==> flow/design.v (excerpt) <==
module Datapath(
    input clk,
    input rst,
    input [15:0] gpio_in,
    output [15:0] gpio_out,
    output [15:0] imem_addr,
    input  [15:0] imem_rdata,
    output        dmem_en,
    output        dmem_we,
    output [15:0] dmem_addr,
    output [15:0] dmem_wdata,
    input  [15:0] dmem_rdata
);
    wire [15:0] instruction;
    wire [3:0] opcode;
    wire [3:0] rs1, rs2, rd;
    wire [15:0] imm;
    wire [15:0] A, B;
    wire [15:0] alu_result;
    wire [15:0] mem_data;
    wire [15:0] pc_out;
    wire mem_read, mem_write, reg_write, pc_write, branch_eq, branch_ne, imm_load;
    wire [3:0] alu_op;
    PC pc_inst (
        .clk(clk),
        .rst(rst),
        .load(pc_write),
        .data(alu_result),    
        .count(pc_out)
    );
    assign imem_addr = pc_out;
    assign instruction = imem_rdata;
    assign opcode = instruction[15:12];
    assign rs1 = instruction[11:8];
    assign rs2 = instruction[7:4];
    assign rd = instruction[3:0];
    assign imm = instruction[7:0];  
    ControlUnit cu (
        .opcode(opcode),
        .mem_read(mem_read),
        .mem_write(mem_write),
        .reg_write(reg_write),
        .alu_op(alu_op),
        .pc_write(pc_write),
        .branch_eq(branch_eq),
        .branch_ne(branch_ne),
        .imm_load(imm_load)
    );
  ...
Size in the first run: about 3400 cells after synthesis, ~270 flip-flops, about 120 I/O pins, roughly 28000 um^2 of cells after synthesis.
Settings: LEC_CHECK=0, ABC_AREA=0, CAP_MARGIN=20, CORE_ASPECT_RATIO=1.45, CORE_MARGIN=2, CORE_UTILIZATION=72, CTS_CLUSTER_DIAMETER=362, CTS_CLUSTER_SIZE=100, PLACE_DENSITY=0.35, SETUP_SLACK_MARGIN=2.47, SLEW_MARGIN=20, TNS_END_PERCENT=5; clock period 24.0 ns.
run.sh (not shown) runs the stock make flow with config.mk's settings and CLKGATE_MAP_FILE=.
The starting point did not get past clock tree synthesis (DPL-0033).
Edit:
Settings changed: ABC_AREA 0 to 1, CORE_ASPECT_RATIO 1.45 to default, CORE_UTILIZATION 72 to 65.
After rerunning:
- The changed run did not get past global routing with GRT-0116
- synthesized area shrinks by 2.9%
- synthesized cell count grows by 12%
- die size grows by 7.4%
Edit:
Settings changed: CORE_UTILIZATION 65 to 67, CTS_CLUSTER_DIAMETER 362 to default, CTS_CLUSTER_SIZE 100 to default, MAX_ROUTING_LAYER from default to met4, PLACE_DENSITY 0.35 to default, SETUP_SLACK_MARGIN 2.47 to default.
Clock period 24.0 ns to 35.9 ns, I/O delays scaled along.
After rerunning: The changed run died in global routing. Synthesized area does not change. Die area went down by about 3%. Synthesized cell count is unchanged.

* * *

Datapath again, from the RTL that the note above started with.
Design Datapath, start of the top module:
module Datapath(
    input clk,
    input rst,
    input [15:0] gpio_in,
    output [15:0] gpio_out,
    output [15:0] imem_addr,
    input  [15:0] imem_rdata,
    output        dmem_en,
    output        dmem_we,
    output [15:0] dmem_addr,
    output [15:0] dmem_wdata,
    input  [15:0] dmem_rdata
);
clock: 35.9 ns
lec_check: 0
abc_area: 1
cap_margin: 20
core_margin: 2
core_utilization: 67
cts_cluster_diameter: 256
max_routing_layer: met4
slew_margin: 20
The first run died in 5_1_grt.
Edit:
Settings changed: CORE_UTILIZATION 67 to 58, CTS_CLUSTER_DIAMETER 256 to 250.
Clock period 35.9 ns to 24.2 ns, I/O delays scaled along.
The changed run failed in 5_1_grt on GRT-0116.
Die area rose by about a fifth.
Synthesized cell count does not change.
Synthesized area stays the same.

* * *

v32:
Starting RTL as in the previous note.
Settings: LEC_CHECK=0, ABC_AREA=1, CAP_MARGIN=10, CELL_PAD_IN_SITES_GLOBAL_PLACEMENT=0, CORE_MARGIN=2, CORE_UTILIZATION=71, GPL_ROUTABILITY_DRIVEN=1, MIN_ROUTING_LAYER=met1, SETUP_SLACK_MARGIN=-1.07, SLEW_MARGIN=30; clock period 15.8 ns.
v32 never completed, since it errored out during 4_1_cts.
## Diff of input files: v44 against v32
- CELL_PAD_IN_SITES_GLOBAL_PLACEMENT removed (was 0)
- ABC_AREA removed (was 1)
- GPL_ROUTABILITY_DRIVEN removed (was 1)
- SETUP_SLACK_MARGIN removed (was -1.07)
- CAP_MARGIN changed from 10 to 20
- MIN_ROUTING_LAYER removed (was met1)
- SLEW_MARGIN changed from 30 to 20
- CORE_UTILIZATION changed from 71 to 58
- the clock period (ns, I/O delays scaled along) changed from 15.8 to 24.2
Results
Comparing area fraction in and, or, nand and nor cells for v44 and v32, the smaller number came from v44.
Compared to v32, v44 has synthesized area per cell 15% higher.
Fraction of synthesized area in multiplexers on v44 is down relative to v32.
To summarise v44: no stage aborted, but the layout did not pass its checks, failing on negative setup slack.
Between v44 and v32, the starting utilization of the core area is lower for v44.
Delta (v44 minus v32): chip footprint higher, area of the mapped netlist went up by 810 um^2, core area increased by about 25% relative to the old numbers, arithmetic-cell share of the synthesized area counting full adders, half adders and majority gates fell 0.44 points, synthesis area per yosys higher.
#### Input delta (v13 over v44)
- a change of CORE_UTILIZATION from 58 to 33
- a change of the clock period (ns, I/O delays scaled along) from 24.2 to 43.6
Notes after the runs:
v13 completed every stage of the flow, and the final layout passed the timing, DRC and antenna checks. Relative to v44, count of vias placed by the detailed router has gone down in v13. Taking v44 as the reference, in v13 filler cell count +200%, worst setup slack saw an increase, sequential share of layout area up 4.2 points, cell area after layout shrank by 7700 um^2. Comparing the two runs side by side, v13 comes out ahead of v44 on wire length of the first global-routing pass. Diff v44..v13 | synthesized cell count | unchanged.
### v13 -> v48
- putting PLACE_DENSITY at 0.41 where nothing was set
- putting ABC_AREA at 1 where nothing was set
- swapping 33 for 72 in CORE_UTILIZATION
- swapping 43.6 for 71.6 in the clock period (ns, I/O delays scaled along)
==> results <==
Routing usage on met3, v13 and v48, higher one = v48.
When v48 is set beside v13, its area fraction in and, or, nand and nor cells after synthesis turns out to be 9.4 points larger.
v48 against v13: critical path depth went up; fraction of synthesized area in multiplexers went up.
The wire length in v48 is 0.900 times that in v13.
For average detailed-routed wire length per instance, dividing the value from v48 by the value from v13 gives 0.937.
Inputs modified between v48 and v5:
- ABC_AREA removed (was 1)
- CTS_CLUSTER_SIZE newly set to 74
- PLACE_DENSITY_LB_ADDON newly set to 0.24
- PLACE_DENSITY removed (was 0.41)
- CORE_UTILIZATION changed from 72 to 40
- GPL_TIMING_DRIVEN newly set to 0
- the clock period (ns, I/O delays scaled along) changed from 71.6 to 45.0
- From v48 to v5 the numbers moved as follows: worst setup slack decreased 16370 ps; wire length went up by about 40%; wire length the detailed router placed on met1 rose 26000 um; met1 track utilization from global routing shrank by 7.5 points.
- Between v48 and v5, the cell count went up.
- Looking at dominant non-sequential cell family after synthesis, the AND-OR/OR-AND gates result is from v5; the simple AND/OR/NAND/NOR gates one comes from v48.
- v5 completed every stage of the flow, and the final layout passed the timing, DRC and antenna checks.
- v5 vs v48, slowest library cell on the worst path: sky130_fd_sc_hd__clkdlybuf4s50_1 vs sky130_fd_sc_hd__nor2_2
- STATUS register-to-register setup slack: v5 loses against v48
- [diff] summed area of non-filler cells in the final layout, v5 relative to v48: regression
- Compared with v48, v5 shows final net count that has gone down by a little under 10%.
